Setup of v23:
==> flow/design.v (excerpt) <==
module ipod_player(
    input  logic        clk,
    input  logic        reset,
    input  logic [7:0]  kbd_ascii,
    input  logic        speed_up,
    input  logic        speed_down,
    input  logic        speed_reset,
    input  logic        direction,
    input  logic [31:0] flash_readdata,
    input  logic        flash_readdatavalid,
    output logic        flash_read,
    output logic [3:0]  flash_byteenable,
    output logic [22:0] flash_address,
    output logic [15:0] audio_data,
    output logic        sample_clk
);
Size in the first run: roughly 11000 cells after synthesis, roughly 170 flip-flops.
Settings: LEC_CHECK=0, CAP_MARGIN=20, CELL_PAD_IN_SITES_DETAIL_PLACEMENT=1, CELL_PAD_IN_SITES_GLOBAL_PLACEMENT=3, CORE_ASPECT_RATIO=1.24, CORE_MARGIN=10, CORE_UTILIZATION=40, GPL_TIMING_DRIVEN=0, HOLD_SLACK_MARGIN=0.06, MAX_ROUTING_LAYER=met4, MIN_ROUTING_LAYER=met1, SETUP_SLACK_MARGIN=5.0, SLEW_MARGIN=20; clock period 70.7 ns.
run.sh (not shown) runs the stock make flow with config.mk's settings and CLKGATE_MAP_FILE=.
Every stage of v23 finished as expected; the final checks, on the other hand, flagged setup timing, which means the layout fails.
Modified inputs, v35 compared to v23
- HOLD_SLACK_MARGIN now 0.21, was 0.06
- MIN_ROUTING_LAYER no longer set, was met1
- PLACE_DENSITY_LB_ADDON now 0.09, previously not set
- MAX_ROUTING_LAYER no longer set, was met4
- CELL_PAD_IN_SITES_DETAIL_PLACEMENT no longer set, was 1
- CAP_MARGIN now 15, was 20
- CELL_PAD_IN_SITES_GLOBAL_PLACEMENT no longer set, was 3
- TNS_END_PERCENT now 15, previously not set
- CORE_MARGIN now 2, was 10
- CORE_ASPECT_RATIO no longer set, was 1.24
- the clock period (ns, I/O delays scaled along) now 100.0, was 70.7
## What came out
- v35 completed end to end with timing, DRC and antenna clean.
- Complete run, failing final checks: v23, reason setup timing.
- Between v35 and v23, the non-clock buffer count is lower for v35.
- The critical-path cell with the highest stage delay comes out sky130_fd_sc_hd__o31ai_1 in one run and sky130_fd_sc_hd__o21ai_0 in the other, namely in v23 and v35 respectively.
- Reported for v35 and v23, count of clock tree sinks turned out identical to the last digit.
The following lists how v34 was set up differently from v35:
- CTS_CLUSTER_SIZE newly set to 15
- PLACE_DENSITY_LB_ADDON removed (was 0.09)
- CORE_UTILIZATION changed from 40 to 66
- TNS_END_PERCENT changed from 15 to 20
- GPL_TIMING_DRIVEN removed (was 0)
- CAP_MARGIN changed from 15 to 20
- HOLD_SLACK_MARGIN removed (was 0.21)
- SETUP_SLACK_MARGIN changed from 5.0 to 1.44
- PLACE_DENSITY newly set to 0.61
- CTS_CLUSTER_DIAMETER newly set to 56
- Run comparison: v34 cell type of the slowest stage on the worst timing path sky130_fd_sc_hd__dfrtp_4; v35 cell type of the slowest stage on the worst timing path sky130_fd_sc_hd__o21ai_0
- Relative to v35, overall routed net length has gone down in v34.
- Of v35 and v34, the run reporting the higher final clock skew was v34.
- Of the two candidates, v35 has the worse global-route wire length before repair and v34 the better one.
- The count of non-filler cells in the finished layout in v34 is 0.904 times that in v35.
- Comparing signed area change from the synthesized netlist to the final layout for v35 and v34, the bigger number came from v35.
- Re maximum net fanout on the critical path: v35 was lower than v34.
- v34 reached the final stage; the timing, DRC and antenna checks on its layout passed.
- Looking at worst hold slack across both flows, v34 is the stronger of the two, with v35 trailing.
diff inputs: v34 => v57
- clearing TNS_END_PERCENT, which used to be 20
- putting GPL_TIMING_DRIVEN at 0 where nothing was set
- swapping 66 for 60 in CORE_UTILIZATION
- swapping 15 for 98 in CTS_CLUSTER_SIZE
- swapping 56 for 391 in CTS_CLUSTER_DIAMETER
[summary]
v57 completed; timing, DRC and antenna clean. Setup slack at placement delta (v57 − v34): unfavourable. Across both runs, final weighted congestion in routability-driven placement was higher for v57 than for v34. Floorplan check, v57 vs v34: die outline larger in v57. Diff v57..v34 | clock latency at the later pin of the worst-skew pair | negligible.
Inputs modified between v57 and v49:
- a deleted GPL_TIMING_DRIVEN that had been 0
- a change of CTS_CLUSTER_SIZE from 98 to 15
- a change of SETUP_SLACK_MARGIN from 1.44 to -1.34
- a change of CORE_MARGIN from 2 to 9
- a deleted PLACE_DENSITY that had been 0.61
- an added PLACE_DENSITY_LB_ADDON of 0.02
- a change of CORE_UTILIZATION from 60 to 40
Results
v49 finished every stage and its layout cleared the timing, DRC and antenna checks. v57: all stages complete, timing, DRC and antenna checks passed. v49 vs v57, worst slew slack as a fraction of its limit went up by 4.2 points. From v57 to v49 the numbers moved as follows: global-route usage went down, register-to-register slack went up, final net count went down, smallest hold slack went up, number of logic inverters in the finished layout did not really move. v49 vs v57 — number of standard cells in the final layout excluding fillers climbed by a few percent. Going from v57 to v49, pre-placement core utilization decreased by 20 points relative to the old numbers.
[inputs] v19 vs v49
- changing CORE_MARGIN from 9 to 2
- removing CTS_CLUSTER_DIAMETER (formerly 391)
- changing SETUP_SLACK_MARGIN from -1.34 to 5
- removing CTS_CLUSTER_SIZE (formerly 15)
- removing PLACE_DENSITY_LB_ADDON (formerly 0.02)
- changing the clock period (ns, I/O delays scaled along) from 100.0 to 93.1
==> results <==
On v19: relative area change from synthesis to final layout is 14 points higher than what v49 gave.
The worst clock skew of v49 and that of v19 are within noise of each other.
Area of the core: v49 and v19 compared, lower one is v49
v19 vs. v49: sum of routed wire length over all layers decreased by about 1.7% relative to the old numbers.
Between v49 and v19, the detail-routed via count per cell is lower for v19.
Summary of v19 over v49: worst reg2reg path depth has increased, global routing met3 resource utilization dropped 0.15 points, clock latency of the later-clocked register in the worst-skew pair did not really move.

========
Setup of the previous run:
Starting RTL as in the previous note.
make LEC_CHECK=0 CAP_MARGIN=5 CORE_ASPECT_RATIO=0.5 CORE_MARGIN=9 CORE_UTILIZATION=51 PLACE_DENSITY_LB_ADDON=0.01 SETUP_SLACK_MARGIN=-2.0 SLEW_MARGIN=20 TNS_END_PERCENT=35 finish   # period 100.0 ns
Relative to the previous run, the following input files were edited for the current run:
==> flow/config.mk <==
export PLATFORM = sky130hd
export DESIGN_NAME = ipod_player
export DESIGN_NICKNAME = ipod_player
export VERILOG_FILES = /design/flow/design.v
export SDC_FILE = /design/flow/constraint.sdc
export NUM_CORES = 4
export LEC_CHECK = 0
export CAP_MARGIN = 20
export CORE_MARGIN = 2
export CORE_UTILIZATION = 40
export HOLD_SLACK_MARGIN = 0.21
export SLEW_MARGIN = 20
export TNS_END_PERCENT = 15
In summary, the current run completed successfully, with a layout that passed the timing, DRC and antenna checks.
Diff the previous run -> the current run: count of clock-buffer cells in the layout went up by 2, routed length on met3 went down by about 13%, combinational fraction of the cell area went down by 1.0 points.
As of the current run, cell count had risen by a few percent compared to the previous run.
The current run: end-of-flow core utilization is 12 points lower than what the previous run reported.
Taking the previous run as the reference point, the post-place setup slack of the current run rises by 0.45 ns.

========
The RTL this note starts from:
==> flow/design.v <==
module fsm(
input logic CLK_50M,
output logic [15:0] audiodata,
input logic [31:0] flash_mem_readdata,
input logic flash_mem_readdatavalid,
input logic reset,
input logic direction,
output logic [6:0] state,
input logic newclock1,
output flash_mem_read,
input logic idle,
output logic [15:0] out,
output [3:0] flash_mem_byteenable
);
parameter [6:0] start = 7'b000_0000;
parameter [6:0] read = 7'b010_0000;
parameter [6:0] waitread = 7'b110_1111;
parameter [6:0] play1 = 7'b101_1111;
parameter [6:0] play2 = 7'b111_1111;
always_ff @ (posedge CLK_50M, posedge reset)
	begin
	if (reset) begin
		state<=start;
		audiodata<=16'b0;
		end
	else 
		begin
		case(state)
		start: if(idle)begin
			state<=read;
			end
			else
			state<=start;
		read:begin
			state<=waitread;
			end
		waitread:begin
			if ( flash_mem_readdatavalid==1'b1) state<= play1;
			end	
		play1:
			begin 
			if (direction)
				begin
				if(newclock1) 
					begin
					state<=start;
					audiodata<= flash_mem_readdata [31:16];
					end
				else 
				audiodata<= flash_mem_readdata [31:16];
				end
			else
				begin 
				if(newclock1) 
					begin
					audiodata<= flash_mem_readdata [15:0];
					state<=play2;
					end
				else
				audiodata<= flash_mem_readdata [15:0];
				end
			end
		play2:
			begin 
			if (direction)
				begin
				if(newclock1) 
					begin
					state<=start;
					audiodata<= flash_mem_readdata [15:0];
					end
				else 
				audiodata<= flash_mem_readdata [15:0];
				end
			else
				begin
				if(newclock1) 
					begin
					state<=start;
					audiodata<= flash_mem_readdata [31:16];
					end
				else 
				audiodata<= flash_mem_readdata [31:16];
				end
			end
		default: state<=start;
		endcase
end 
		end 
assign flash_mem_read=~state[4];
assign flash_mem_byteenable={~state[3],~state[2],~state[1],~state[0]};
assign out =flash_mem_readdata[15:0];
endmodule 
module clockdiv (input logic [31:0] d,input logic [31:0] desiredfreq,input logic clk, input logic rst, output logic reset, output logic newclock);
always_ff @ (posedge clk, posedge rst)
begin
	if (rst)
		begin
		newclock<=1'b0;
		reset<=1'b0;
		end
	else if (d==((32'd25000000/(desiredfreq))-32'd1))
		begin
		newclock<=1'b1;
		reset<=1'b0;
		end
	else if (d>=((32'd50000000/(desiredfreq))-32'b1))
		begin
		newclock<=1'b0;
		reset<=1'b1;
		end
	else
		begin
		newclock<= newclock;
		reset<=1'b0;
		end
end
endmodule
module counter(input logic clk, input logic rst, input logic reset, output logic [31:0] Q);
always_ff @ (posedge clk, posedge rst)
begin 
	if (rst)
		Q<=32'b0;
	else if (reset)
		begin
		Q<=32'b1;
		end
	else
		Q<=Q+32'b1;
end
endmodule
module flipflop #(parameter width = 23)(input logic clk, input logic rst, input logic [width-1:0] d, output logic [width-1:0] q);
always_ff @(posedge clk, posedge rst)
if (rst) q<={width{1'b0}};
else q<=d;
endmodule
module keyboardaddr (input logic [22:0]  currentaddr,
	input logic D, E, B, F, R,
	output logic [1:0] state,
	input logic clk,
	input logic rst,
	input logic en,
output logic idle,
	output logic [22:0] nextaddr
	);
	parameter idleFW = 2'b00;
	parameter idleBW = 2'b01;
	parameter FW = 2'b10;
	parameter BW = 2'b11;
assign idle=state[1];	
	always_ff @ (posedge clk, posedge rst)
	begin
				if (rst) begin
					state<=idleFW;
					nextaddr<=23'b0;
				end
				else if (en)
					case(state)
					idleFW:	 
							if(R) begin		 
								state<=idleFW;
								nextaddr<=1'b0;
								end
							else if(B) begin  
								state<=idleBW;
								nextaddr<=currentaddr;	
								end
							else if(E) begin	 
								state<=FW;
								nextaddr<=currentaddr+1'b1;
								end
							else begin		 
								state<=idleFW;
								nextaddr<=currentaddr;
								end
					idleBW:
							if(R) begin		 
								state<=idleBW;
								nextaddr<=1'b0;
								end
							else if(F) begin		 
								state<=idleFW;
								nextaddr<=currentaddr;	
								end
							else if(B) begin		 
								state<=BW;
								nextaddr<=currentaddr+1'b1;
								end
							else begin		 
								state<=idleBW;
								nextaddr<=currentaddr;
								end
					FW:			
							if(currentaddr==32'h7ffff) begin
						nextaddr<=32'b0;
							end
							else if(R) begin		 
									state<=FW;
									nextaddr<=32'b0;
								end
								else if(B) begin		 
									state<=BW;
									nextaddr<=currentaddr-1'b1;	
								end
								else if(D) begin		 
									state<=idleFW;
									nextaddr<=currentaddr;
								end
								else begin		 
									state<=FW;
									nextaddr<=currentaddr+1'b1;						
								end
					BW:
			if(currentaddr==32'b0) begin
				nextaddr<=32'h7ffff;
				end
							else if(R) begin 
								state<=BW;
								nextaddr<=32'h7ffff;
								end
							else if(F) begin		 
								state<=FW;
								nextaddr<=currentaddr+1'b1;	
								end
							else if(D) begin		 
								state<=idleBW;
								nextaddr<=currentaddr;
								end
							else begin		 
								state<=BW;
								nextaddr<=currentaddr-1'b1;
								end
						default: state<= idleFW;
				endcase
			end
endmodule
module vDFF(clk, rst, en, in, out);
	input logic clk;
	input logic rst;
	input logic en;
	input logic [22:0] in;
	output logic [22:0] out;
	always_ff @(posedge clk, posedge rst)
		if (rst) out<=23'b0;
		else if (en) out<=in;
endmodule 
module keyboardint(kbd, D,E,B,F,R);
	input logic [7:0] kbd;
	output D,E,B,F,R;
parameter character_B =8'h42;
parameter character_D =8'h44;
parameter character_E =8'h45;
parameter character_F =8'h46;
parameter character_R =8'h52;
parameter character_lowercase_b= 8'h62;
parameter character_lowercase_d= 8'h64;
parameter character_lowercase_e= 8'h65;
parameter character_lowercase_f= 8'h66;
parameter character_lowercase_r= 8'h72;
		assign D = (character_D == kbd)| (character_lowercase_d == kbd);
		assign E = (character_E == kbd)| (character_lowercase_e == kbd);
		assign B = (character_B == kbd)| (character_lowercase_b == kbd);
		assign F = (character_F == kbd)| (character_lowercase_f == kbd);
		assign R = (character_R == kbd)| (character_lowercase_r == kbd);
endmodule
module keyintegration(clk,rst,addvalue,prevaddvalue,keys);
	input logic clk;
	input logic rst;
	input logic [2:0] keys;
	output logic [31:0] addvalue;
	input logic [31:0] prevaddvalue;
	always_ff @(posedge clk, posedge rst)begin
			if(rst) begin
				addvalue<=0;
			end
			else if(keys[2]) begin
				addvalue<=0;
			end
			else if(keys[1]) begin
				addvalue<=prevaddvalue+32'd1000;
			end
			else if(keys[0]) begin
				addvalue<=prevaddvalue-32'd1000;
			end
			else begin
				addvalue<=prevaddvalue;
			end
		end
endmodule
`default_nettype none
module ipod_player(
    input  logic        clk,
    input  logic        reset,
    input  logic [7:0]  kbd_ascii,
    input  logic        speed_up,
    input  logic        speed_down,
    input  logic        speed_reset,
    input  logic        direction,
    input  logic [31:0] flash_readdata,
    input  logic        flash_readdatavalid,
    output logic        flash_read,
    output logic [3:0]  flash_byteenable,
    output logic [22:0] flash_address,
    output logic [15:0] audio_data,
    output logic        sample_clk
);
logic D,B,E,F,R;
logic [1:0] state2;
logic idle;
logic [6:0] state;
logic [15:0] out;
logic [22:0] nextaddress;
logic [22:0] currentaddress;
logic newclock1;
logic newclock1_q;
logic addr_en;
logic [31:0] d1;
logic resetcounter1;
logic [31:0] prevaddvalue;
logic [31:0] addvalue;
logic edgeclock1;
keyintegration speedcontrol(.clk(clk),.rst(reset),.addvalue(addvalue),.prevaddvalue(prevaddvalue),.keys({speed_reset,speed_up,speed_down}));
flipflop #(32) addvalueff (.clk(clk), .rst(reset), .d(addvalue), .q(prevaddvalue));
clockdiv div1 (.d(d1),.desiredfreq(32'd22000+addvalue),.clk(clk),.rst(reset),.reset(resetcounter1),.newclock(newclock1));
counter counter1 (.clk(clk), .rst(reset), .reset(resetcounter1), .Q(d1));
always_ff @(posedge clk, posedge reset)
    if (reset) newclock1_q <= 1'b0;
    else       newclock1_q <= newclock1;
assign addr_en = newclock1 & ~newclock1_q;
keyboardaddr addressset (.currentaddr(currentaddress),.clk(clk),.rst(reset),.en(addr_en),.idle(idle),.state(state2),.D(D),.E(E),.B(B),.F(F),.R(R),.nextaddr(nextaddress));
keyboardint keyboardinput (.kbd(kbd_ascii), .D(D), .E(E), .B(B), .F(F), .R(R));
vDFF addrVDFF(.clk(clk),.rst(reset),.en(addr_en),.in(nextaddress),.out(currentaddress));
doublesync newclock_doublsync(.indata(newclock1), .outdata(edgeclock1), .clk(clk), .reset(reset));
fsm flash(
.CLK_50M(clk),
.direction(direction),
.audiodata(audio_data),
.flash_mem_readdata(flash_readdata),
.flash_mem_readdatavalid(flash_readdatavalid),
.reset(reset),
.state(state),
.out(out),
.idle(idle),
.newclock1(edgeclock1),
.flash_mem_byteenable(flash_byteenable),
.flash_mem_read(flash_read)
);
assign flash_address = currentaddress[22:0];
assign sample_clk = newclock1;
endmodule
module doublesync(input logic indata, input logic clk, input logic reset, output logic outdata);
logic reg1;
always_ff @(posedge clk, posedge reset)
    if (reset) begin
        reg1 <= 1'b0;
        outdata <= 1'b0;
    end else begin
        reg1 <= indata;
        outdata <= reg1;
    end
endmodule
`default_nettype wire
Settings: LEC_CHECK=0, CAP_MARGIN=20, CORE_MARGIN=2, CORE_UTILIZATION=57, SLEW_MARGIN=20; clock period 67.2 ns.
The first run never finished: it broke off in 5_1_grt (GRT-0232).
Next try:
- CORE_UTILIZATION: 57 -> 40
- SETUP_SLACK_MARGIN: default -> 5
- clock period: 67.2 -> 100.0 ns (I/O delays scaled with it)
Effect: The new run went through all stages and came out clean. Synthesized area is unchanged. Die area rises by 42%. Synthesized cell count stays the same.
Next try:
- CAP_MARGIN: 20 -> 5
- CORE_ASPECT_RATIO: default -> 0.5
- CORE_MARGIN: 2 -> 9
- CORE_UTILIZATION: 40 -> 51
- CTS_CLUSTER_DIAMETER: default -> 48
- CTS_CLUSTER_SIZE: default -> 18
- PLACE_DENSITY_LB_ADDON: default -> 0.01
- SETUP_SLACK_MARGIN: 5 -> -2.0
- TNS_END_PERCENT: default -> 5
What happened: Via count decreases by a few percent. Worst hold slack is about the same.
Next try:
- CELL_PAD_IN_SITES_GLOBAL_PLACEMENT: default -> 1
- CTS_CLUSTER_DIAMETER: 48 -> default
- CTS_CLUSTER_SIZE: 18 -> default
- HOLD_SLACK_MARGIN: default -> 0.3
Hold slack gets better by 0.0034 ns; utilization barely changes; worst setup slack gets better by 0.55 ns.
